== run 1 ==
Design cordic_rot_top, start of the top module:
module cordic_rot_top (
    input logic clk,
    input logic rst_n,
    input logic in_valid,
    output logic in_ready,
    input logic signed [15:0] x_start,
    input logic signed [15:0] y_start,
    input logic signed [31:0] angle,
    output logic out_valid,
    input logic out_ready,
    output logic signed [15:0] cosine,
    output logic signed [15:0] sine
);
    cordic_rotator #(
        .XY_W(16),
        .ANGLE_W(32),
        .ITER(16),
        .GUARD(3),
        .GAIN_COMP(1)
    ) u_rot (
        .clk(clk),
        .rst_n(rst_n),
        .in_valid(in_valid),
        .in_ready(in_ready),
        .x_start(x_start),
        .y_start(y_start),
        .angle(angle),
        .out_valid(out_valid),
        .out_ready(out_ready),
        .cosine(cosine),
        .sine(sine)
    );
endmodule
For scale: ~19,000 cells after synthesis, about 100 I/O pins, ~130,000 µm² of cells after synthesis.
clock: 6.81 ns
lec_check: 0
abc_area: 1
cap_margin: 20
cell_pad_in_sites_detail_placement: 0
core_margin: 2
core_utilization: 72
cts_cluster_size: 13
gpl_timing_driven: 1
place_density_lb_addon: 0.23
setup_slack_margin: 1.18
slew_margin: 20
tns_end_percent: 75
run.sh (not shown) runs the stock make flow with config.mk's settings and CLKGATE_MAP_FILE=.
Nothing crashed in run 1 and all stages finished; the problem is that the final layout failed, the offending checks being negative setup slack.
## Diff of input files: run 2 against run 1
==> flow/config.mk <==
export PLATFORM = sky130hd
export DESIGN_NAME = cordic_rot_top
export DESIGN_NICKNAME = cordic_rot_top
export VERILOG_FILES = /design/flow/design.v
export SDC_FILE = /design/flow/constraint.sdc
export NUM_CORES = 4
export LEC_CHECK = 0
export CAP_MARGIN = 20
export CORE_MARGIN = 2
export CORE_UTILIZATION = 63
export SLEW_MARGIN = 20
==> flow/constraint.sdc <==
create_clock -name core_clock -period 8.39 [get_ports {clk}]
set_input_delay 1.6780 -clock core_clock [delete_from_list [all_inputs] [get_ports {clk}]]
set_output_delay 1.6780 -clock core_clock [all_outputs]
set_load 0.01 [all_outputs]
### Flow results
Run 1 vs run 2, destination of the critical timing path: cosine[10] vs cosine[15]
Headroom to the max-slew limit (lower): run 1
Going from run 1 to run 2, synthesized instance count shrank by more than a quarter.
From run 2 to run 1, largest buffer count on any clock path did not move at all.
Compared with run 1, in run 2 met2 capacity usage during global routing went down 16 points; final-layout non-clock buffer area share lost 0.29 points.
In the flow results for run 1 and run 2, the fill cell instance count of the final layout is larger on run 2.
The yosys stat chip area in run 2 was lower than what run 1 gave.
Run 1 has lower setup TNS than run 2.
Re global-route usage: run 2 is 11 points down on run 1.
Run 2 finished every stage; the final checks, however, were not passed, the failures being negative setup slack.
Input-level comparison between run 3 and run 2:
diff --git a/flow/config.mk b/flow/config.mk
--- a/flow/config.mk
+++ b/flow/config.mk
@@ -8,4 +8,5 @@
 export CAP_MARGIN = 20
 export CORE_MARGIN = 2
-export CORE_UTILIZATION = 63
+export CORE_UTILIZATION = 72
+export CTS_CLUSTER_SIZE = 23
 export SLEW_MARGIN = 20
==> flow/constraint.sdc <==
create_clock -name core_clock -period 6.07 [get_ports {clk}]
set_input_delay 1.2140 -clock core_clock [delete_from_list [all_inputs] [get_ports {clk}]]
set_output_delay 1.2140 -clock core_clock [all_outputs]
set_load 0.01 [all_outputs]
==> results <==
The runs compared here, run 2 and run 3, all ended either early or with open violations.
Run 3 finished all stages; layout check result: FAIL, due to negative setup slack.
Every stage of run 2 finished as expected; the final checks, on the other hand, flagged negative setup slack, which means the layout fails.
On final-layout fill cell count: between run 2 and run 3, it ends up lower for run 3.
Number of clock buffers in the layout, run 2 and run 3, lower one = run 3.
Wire length reported by the detailed router: run 2 and run 3 compared, lower one is run 2
Cell area | run 3 vs run 2 | run 3 larger
## Diff of input files: run 4 against run 3
diff --git a/flow/config.mk b/flow/config.mk
--- a/flow/config.mk
+++ b/flow/config.mk
@@ -8,5 +8,4 @@
 export CAP_MARGIN = 20
 export CORE_MARGIN = 2
-export CORE_UTILIZATION = 72
-export CTS_CLUSTER_SIZE = 23
+export CORE_UTILIZATION = 40
 export SLEW_MARGIN = 20
==> flow/constraint.sdc <==
create_clock -name core_clock -period 8.5 [get_ports {clk}]
set_input_delay 1.7000 -clock core_clock [delete_from_list [all_inputs] [get_ports {clk}]]
set_output_delay 1.7000 -clock core_clock [all_outputs]
set_load 0.01 [all_outputs]
Notes after the runs:
For final area, run 4 and run 3 come out practically identical. The run with more routed wire is run 3, not run 4. Run 4 has completed all stages; timing, DRC and antenna checks passed. Number of setup buffers added after CTS ended up 9 lower on run 4 than on run 3.
The following lists how run 5 was set up differently from run 4:
diff --git a/flow/config.mk b/flow/config.mk
--- a/flow/config.mk
+++ b/flow/config.mk
@@ -6,6 +6,8 @@
 export NUM_CORES = 4
 export LEC_CHECK = 0
+export ABC_AREA = 1
 export CAP_MARGIN = 20
 export CORE_MARGIN = 2
-export CORE_UTILIZATION = 40
+export CORE_UTILIZATION = 72
+export PLACE_DENSITY_LB_ADDON = 0.2
 export SLEW_MARGIN = 20
==> flow/constraint.sdc <==
create_clock -name core_clock -period 5.94 [get_ports {clk}]
set_input_delay 1.1880 -clock core_clock [delete_from_list [all_inputs] [get_ports {clk}]]
set_output_delay 1.1880 -clock core_clock [all_outputs]
set_load 0.01 [all_outputs]
## What came out
| run 5 | all stages done | FAIL | negative setup slack |. On number of gates resized after CTS: between run 5 and run 4, it ends up higher for run 5. Floorplan check, run 5 vs run 4: die outline smaller in run 5. Utilization after layout, run 5 and run 4: smaller value in run 4. The filler cell count reported for run 5 is smaller than that of run 4 by 53%. Changes observed in run 5 relative to run 4: final RePlAce weighted congestion grew by 0.16, setup slack shrank by 1.37 ns, post-synth design cell area grew by about 18%, final design instance area without fill grew by about 18%.


Setup of quartz:
Starting RTL as in the previous note.
Settings: LEC_CHECK=0, CAP_MARGIN=20, CELL_PAD_IN_SITES_DETAIL_PLACEMENT=0, CORE_ASPECT_RATIO=1.54, CORE_MARGIN=2, CORE_UTILIZATION=55, GPL_TIMING_DRIVEN=0, HOLD_SLACK_MARGIN=0.05, PLACE_DENSITY=0.81, SLEW_MARGIN=25, TNS_END_PERCENT=75; clock period 4.65 ns.
Finished, but not clean: quartz, with setup timing.
Here is what was changed in the inputs of willow compared with quartz.
- a deleted PLACE_DENSITY that had been 0.81
- a deleted CELL_PAD_IN_SITES_DETAIL_PLACEMENT that had been 0
- a change of CORE_UTILIZATION from 55 to 40
- a change of SLEW_MARGIN from 25 to 20
- a deleted GPL_TIMING_DRIVEN that had been 0
- a deleted TNS_END_PERCENT that had been 75
- a deleted CORE_ASPECT_RATIO that had been 1.54
- a deleted HOLD_SLACK_MARGIN that had been 0.05
- a change of the clock period (ns, I/O delays scaled along) from 4.65 to 8.39
[summary]
Sort quartz and willow by final setup violation count, ascending, and willow comes first. Aggregate global-route resource usage is higher on quartz. No stage failed in willow, and the final checks on the layout all came back clean. [compare] base=quartz new=willow: flip-flop and latch count after synthesis was more or less identical; post-CTS setup buffer count went down; number of vias per cell after detailed routing has decreased; post-layout instance area went down.
What ember does differently from willow at the input level:
- PLACE_DENSITY_LB_ADDON: unset -> 0.19
- CTS_CLUSTER_DIAMETER: unset -> 50
- MAX_ROUTING_LAYER: unset -> met4
- CELL_PAD_IN_SITES_GLOBAL_PLACEMENT: unset -> 1
- SETUP_SLACK_MARGIN: unset -> -0.36
- the clock period (ns, I/O delays scaled along): 8.39 -> 8.5
Notes after the runs:
- Summary of ember over willow: footprint of the multi-input gates fell 360 um2.
- Layout checks on ember: not met. Flow itself completed; violations: setup timing.


== lagoon ==
The RTL this note starts from:
==> flow/design.v <==
package cordic_pkg;
    localparam int XY_W = 16;
    localparam int ANGLE_W = 32;
    localparam int MAX_ITER = 32;  
    localparam logic signed [31:0] ANG_PI = 32'sh8000_0000;
    localparam logic signed [31:0] ANG_PI_2 = 32'sh4000_0000;
    localparam logic signed [15:0] KINV_Q15 = 16'sd19898;  
    localparam int KINV_SHIFT = 15;
    localparam real PI = 3.14159265358979323846;
    function automatic logic signed [MAX_ITER-1:0] atan_lut(input int unsigned idx);
        case (idx)
          0: atan_lut = 32'sh2000_0000;
          1: atan_lut = 32'sh12E4_051D;
          2: atan_lut = 32'sh09FB_385B;
          3: atan_lut = 32'sh0511_11D4;
          4: atan_lut = 32'sh028B_0D43;
          5: atan_lut = 32'sh0145_77E1;
          6: atan_lut = 32'sh00A2_EC1E;
          7: atan_lut = 32'sh0051_F155;
          8: atan_lut = 32'sh0028_F953;
          9: atan_lut = 32'sh0014_7E6E;
          10: atan_lut = 32'sh000A_7CC8;
          11: atan_lut = 32'sh0005_3E64;
          12: atan_lut = 32'sh0002_9F32;
          13: atan_lut = 32'sh0001_4F99;
          14: atan_lut = 32'sh0000_A7CC;
          15: atan_lut = 32'sh0000_53E6;
          default: atan_lut = 32'sd0;
        endcase
    endfunction
endpackage
module cordic_stage #(
    parameter int XYI = 19,
    parameter int ANGLE_W = 32,
    parameter int I = 0,
    parameter logic MODE = 1'b0  
)(
    input logic clk,
    input logic rst_n,
    input logic ce,
    input logic signed [XYI:0] x_in,
    input logic signed [XYI:0] y_in,
    input logic signed [ANGLE_W-1:0] z_in,
    output logic signed [XYI:0] x_out,
    output logic signed [XYI:0] y_out,
    output logic signed [ANGLE_W-1:0] z_out
);
    typedef enum logic {MODE_ROT = 1'b0, MODE_VEC = 1'b1} cordic_mode_e;
    logic signed [XYI:0] x_shr;
    logic signed [XYI:0] y_shr;
    logic signed [ANGLE_W-1:0] atan_i;
    logic dir;
    always_comb begin
        x_shr = x_in >>> I;
        y_shr = y_in >>> I;
        atan_i = $signed(cordic_pkg::atan_lut(I));
        dir = (MODE == MODE_ROT) ? z_in[ANGLE_W-1] : y_in[XYI];
    end
    always_ff @(posedge clk or negedge rst_n) begin
        if (!rst_n) begin
            x_out <= '0;
            y_out <= '0;
            z_out <= '0;
        end else if (ce) begin
            if (MODE == MODE_ROT) begin
                x_out <= dir ? (x_in + y_shr) : (x_in - y_shr);
                y_out <= dir ? (y_in - x_shr) : (y_in + x_shr);
                z_out <= dir ? (z_in + atan_i) : (z_in - atan_i);
            end else begin
                x_out <= dir ? (x_in - y_shr) : (x_in + y_shr);
                y_out <= dir ? (y_in + x_shr) : (y_in - x_shr);
                z_out <= dir ? (z_in - atan_i) : (z_in + atan_i);
            end
        end
      end
endmodule
module cordic_preproc #(
  parameter int XY_W = 16,
  parameter int XYI = 19,
  parameter int ANGLE_W = 32
)(
  input logic clk,
  input logic rst_n,
  input logic ce,
  input logic load,
  input logic signed [XY_W-1:0] x_in,
  input logic signed [XY_W-1:0] y_in,
  input logic [ANGLE_W-1:0] angle_in,
  output logic signed [XYI:0] x0,
  output logic signed [XYI:0] y0,
  output logic signed [ANGLE_W-1:0] z0
);
  logic signed [ANGLE_W-1:0] ang_s;
  logic [1:0] quadrant;
  logic signed [XYI:0] x_ext, y_ext;
  always_comb begin
    ang_s = $signed(angle_in);
    quadrant = ang_s[ANGLE_W-1 -: 2];
    x_ext = {{(XYI-XY_W+1){x_in[XY_W-1]}}, x_in};
    y_ext = {{(XYI-XY_W+1){y_in[XY_W-1]}}, y_in};
  end
  always_ff @(posedge clk or negedge rst_n) begin
    if (!rst_n) begin
      x0 <= '0;
      y0 <= '0;
      z0 <= '0;
    end else if (ce) begin
      if (load) begin
        unique case (quadrant)
          2'b00, 2'b11: begin
            x0 <= x_ext;
            y0 <= y_ext;
            z0 <= ang_s;
          end
          2'b01: begin
            x0 <= -y_ext;
            y0 <= x_ext;
            z0 <= ang_s - $signed(cordic_pkg::ANG_PI_2);
          end
          2'b10: begin
            x0 <= y_ext;
            y0 <= -x_ext;
            z0 <= ang_s + $signed(cordic_pkg::ANG_PI_2);
          end
        endcase
      end
    end
  end
endmodule
module cordic_rotator #(
    parameter int XY_W = 16,
    parameter int ANGLE_W = 32,
    parameter int ITER = 16,
    parameter int GUARD = 3,
    parameter int GAIN_COMP = 0
)(
    input logic clk,
    input logic rst_n,
    input logic in_valid,
    output logic in_ready,
    input logic signed [XY_W-1:0] x_start,
    input logic signed [XY_W-1:0] y_start,
    input logic signed [ANGLE_W-1:0] angle,
    output logic out_valid,
    input logic out_ready,
    output logic signed [XY_W-1:0] cosine,
    output logic signed [XY_W-1:0] sine
);
    logic stall;
    logic accept;
    assign stall = out_valid && !out_ready;
    assign in_ready = !stall;
    assign accept = in_valid && in_ready;
    logic [ITER:0] vld;
    always_ff @(posedge clk or negedge rst_n) begin
        if (!rst_n) begin
            vld <= '0;
        end else if (!stall) begin
            vld <= {vld[ITER-1:0], accept};
        end
    end
    assign out_valid = vld[ITER];
    localparam int XYI = XY_W + GUARD;
    logic signed [XYI:0] x0;
    logic signed [XYI:0] y0;
    logic signed [ANGLE_W-1:0] z0;
    cordic_preproc #(
        .XY_W(XY_W),
        .XYI(XYI),
        .ANGLE_W(ANGLE_W)
    ) u_preproc (
        .clk(clk),
        .rst_n(rst_n),
        .ce(!stall),
        .load(accept),
        .x_in(x_start),
        .y_in(y_start),
        .angle_in(angle),
        .x0(x0),
        .y0(y0),
        .z0(z0)
    );
    logic signed [XYI:0] x_pipe [0:ITER];
    logic signed [XYI:0] y_pipe [0:ITER];
    logic signed [ANGLE_W-1:0] z_pipe [0:ITER];
    assign x_pipe[0] = x0;
    assign y_pipe[0] = y0;
    assign z_pipe[0] = z0;
    genvar i;
    generate
        for (i = 0; i < ITER; i++) begin : STG
            cordic_stage #(
                .XYI(XYI),
                .ANGLE_W(ANGLE_W),
                .I(i),
                .MODE(1'b0) 
            ) u_stage (
                .clk(clk),
                .rst_n(rst_n),
                .ce(!stall),
                .x_in(x_pipe[i]),
                .y_in(y_pipe[i]),
                .z_in(z_pipe[i]),
                .x_out(x_pipe[i+1]),
                .y_out(y_pipe[i+1]),
                .z_out(z_pipe[i+1])
            );
         end
    endgenerate
    logic signed [XYI:0] cos_raw, sin_raw;
    assign cos_raw = x_pipe[ITER];
    assign sin_raw = y_pipe[ITER];
    localparam int MULT_W = (XYI+1) + 16;
    logic signed [MULT_W-1:0] cos_prod, sin_prod;
    logic signed [XYI:0] cos_sc, sin_sc;
    always_comb begin
        cos_prod = $signed(cos_raw) * $signed(cordic_pkg::KINV_Q15);
        sin_prod = $signed(sin_raw) * $signed(cordic_pkg::KINV_Q15);
        cos_sc = $signed(cos_prod >>> cordic_pkg::KINV_SHIFT);
        sin_sc = $signed(sin_prod >>> cordic_pkg::KINV_SHIFT);
    end
    logic signed [XYI:0] cos_sel, sin_sel;
    always_comb begin
      if (GAIN_COMP) begin
        cos_sel = cos_sc;
        sin_sel = sin_sc;
      end else begin
        cos_sel = cos_raw;
        sin_sel = sin_raw;
      end
    end
    assign cosine = cos_sel[XY_W-1:0];
    assign sine = sin_sel[XY_W-1:0];
endmodule
module cordic_rot_top (
    input logic clk,
    input logic rst_n,
    input logic in_valid,
    output logic in_ready,
    input logic signed [15:0] x_start,
    input logic signed [15:0] y_start,
    input logic signed [31:0] angle,
    output logic out_valid,
    input logic out_ready,
    output logic signed [15:0] cosine,
    output logic signed [15:0] sine
);
    cordic_rotator #(
        .XY_W(16),
        .ANGLE_W(32),
        .ITER(16),
        .GUARD(3),
        .GAIN_COMP(1)
    ) u_rot (
        .clk(clk),
        .rst_n(rst_n),
        .in_valid(in_valid),
        .in_ready(in_ready),
        .x_start(x_start),
        .y_start(y_start),
        .angle(angle),
        .out_valid(out_valid),
        .out_ready(out_ready),
        .cosine(cosine),
        .sine(sine)
    );
endmodule
==> flow/config.mk <==
export PLATFORM = sky130hd
export DESIGN_NAME = cordic_rot_top
export DESIGN_NICKNAME = cordic_rot_top
export VERILOG_FILES = /design/flow/design.v
export SDC_FILE = /design/flow/constraint.sdc
export NUM_CORES = 4
export LEC_CHECK = 0
export ABC_AREA = 1
export CAP_MARGIN = 20
export CELL_PAD_IN_SITES_DETAIL_PLACEMENT = 0
export CORE_MARGIN = 2
export CORE_UTILIZATION = 72
export CTS_CLUSTER_SIZE = 13
export GPL_TIMING_DRIVEN = 1
export PLACE_DENSITY_LB_ADDON = 0.23
export SETUP_SLACK_MARGIN = 0.92
export SLEW_MARGIN = 20
export TNS_END_PERCENT = 75
==> flow/constraint.sdc <==
create_clock -name core_clock -period 6.81 [get_ports {clk}]
set_input_delay 1.3620 -clock core_clock [delete_from_list [all_inputs] [get_ports {clk}]]
set_output_delay 1.3620 -clock core_clock [all_outputs]
set_load 0.01 [all_outputs]
Completing all stages was not enough for lagoon: its layout failed the final checks because of negative setup slack.
Changes in violet relative to lagoon:
- clearing TNS_END_PERCENT, which used to be 75
- clearing SETUP_SLACK_MARGIN, which used to be 0.92
- clearing ABC_AREA, which used to be 1
- swapping 13 for 20 in CTS_CLUSTER_SIZE
- clearing CELL_PAD_IN_SITES_DETAIL_PLACEMENT, which used to be 0
- putting CTS_CLUSTER_DIAMETER at 355 where nothing was set
- clearing GPL_TIMING_DRIVEN, which used to be 1
- swapping 0.23 for 0.0 in PLACE_DENSITY_LB_ADDON
- swapping 6.81 for 3.46 in the clock period (ns, I/O delays scaled along)
Notes after the runs:
- Looking at the logs for violet and lagoon, the single run that did not finish was violet.
- STATUS run=lagoon STAGES=ALL_DONE FINAL_CHECKS=FAILED CAUSE=negative setup slack
- For the number of setup buffers added after CTS, violet came in about 230% higher than lagoon did.
- Post-synthesis share of cell area spent on and, or, nand and nor gates, violet and lagoon: higher on lagoon
- Area fraction in compound gates in violet is 5.8 points higher than in lagoon
- Looking at post-synthesis cell count, violet sits 32% below lagoon.
- Delta (violet minus lagoon): die area moved down, synthesis area per yosys moved down.
- Pre-CTS setup slack deteriorates in violet relative to lagoon.
Input changes introduced in amber (baseline for comparison: violet):
- a change of CAP_MARGIN from 20 to 15
- a deleted PLACE_DENSITY_LB_ADDON that had been 0.0
- an added SETUP_SLACK_MARGIN of 1.45
- a deleted CTS_CLUSTER_DIAMETER that had been 355
- a deleted CTS_CLUSTER_SIZE that had been 20
- a change of the clock period (ns, I/O delays scaled along) from 3.46 to 5.94
## What came out
Each of amber and violet falls short of a clean finish. Stage in which a tool error killed violet: global routing. Every stage of amber finished as expected; the final checks, on the other hand, flagged negative setup slack, which means the layout fails. Count of placed standard cells including taps down 1,272 in amber wrt violet. Taking violet as the reference, in amber post-synth design cell area shows no meaningful change; buffer levels on the longest clock path shows no meaningful change.
The inputs of fjord differ from those of amber as listed below.
- setting HOLD_SLACK_MARGIN to -0.1 for the first time
- setting CTS_CLUSTER_DIAMETER to 27 for the first time
- changing SETUP_SLACK_MARGIN from 1.45 to 0.92
- setting CTS_CLUSTER_SIZE to 43 for the first time
- changing the clock period (ns, I/O delays scaled along) from 5.94 to 7.06
Findings:
Although it ran to completion, fjord produced a layout that fails the final checks because of negative setup slack.
Comparing sequential share of layout area for amber and fjord, the smaller number came from fjord.
Wire length: lower on amber
Data required time of the worst path: higher on fjord
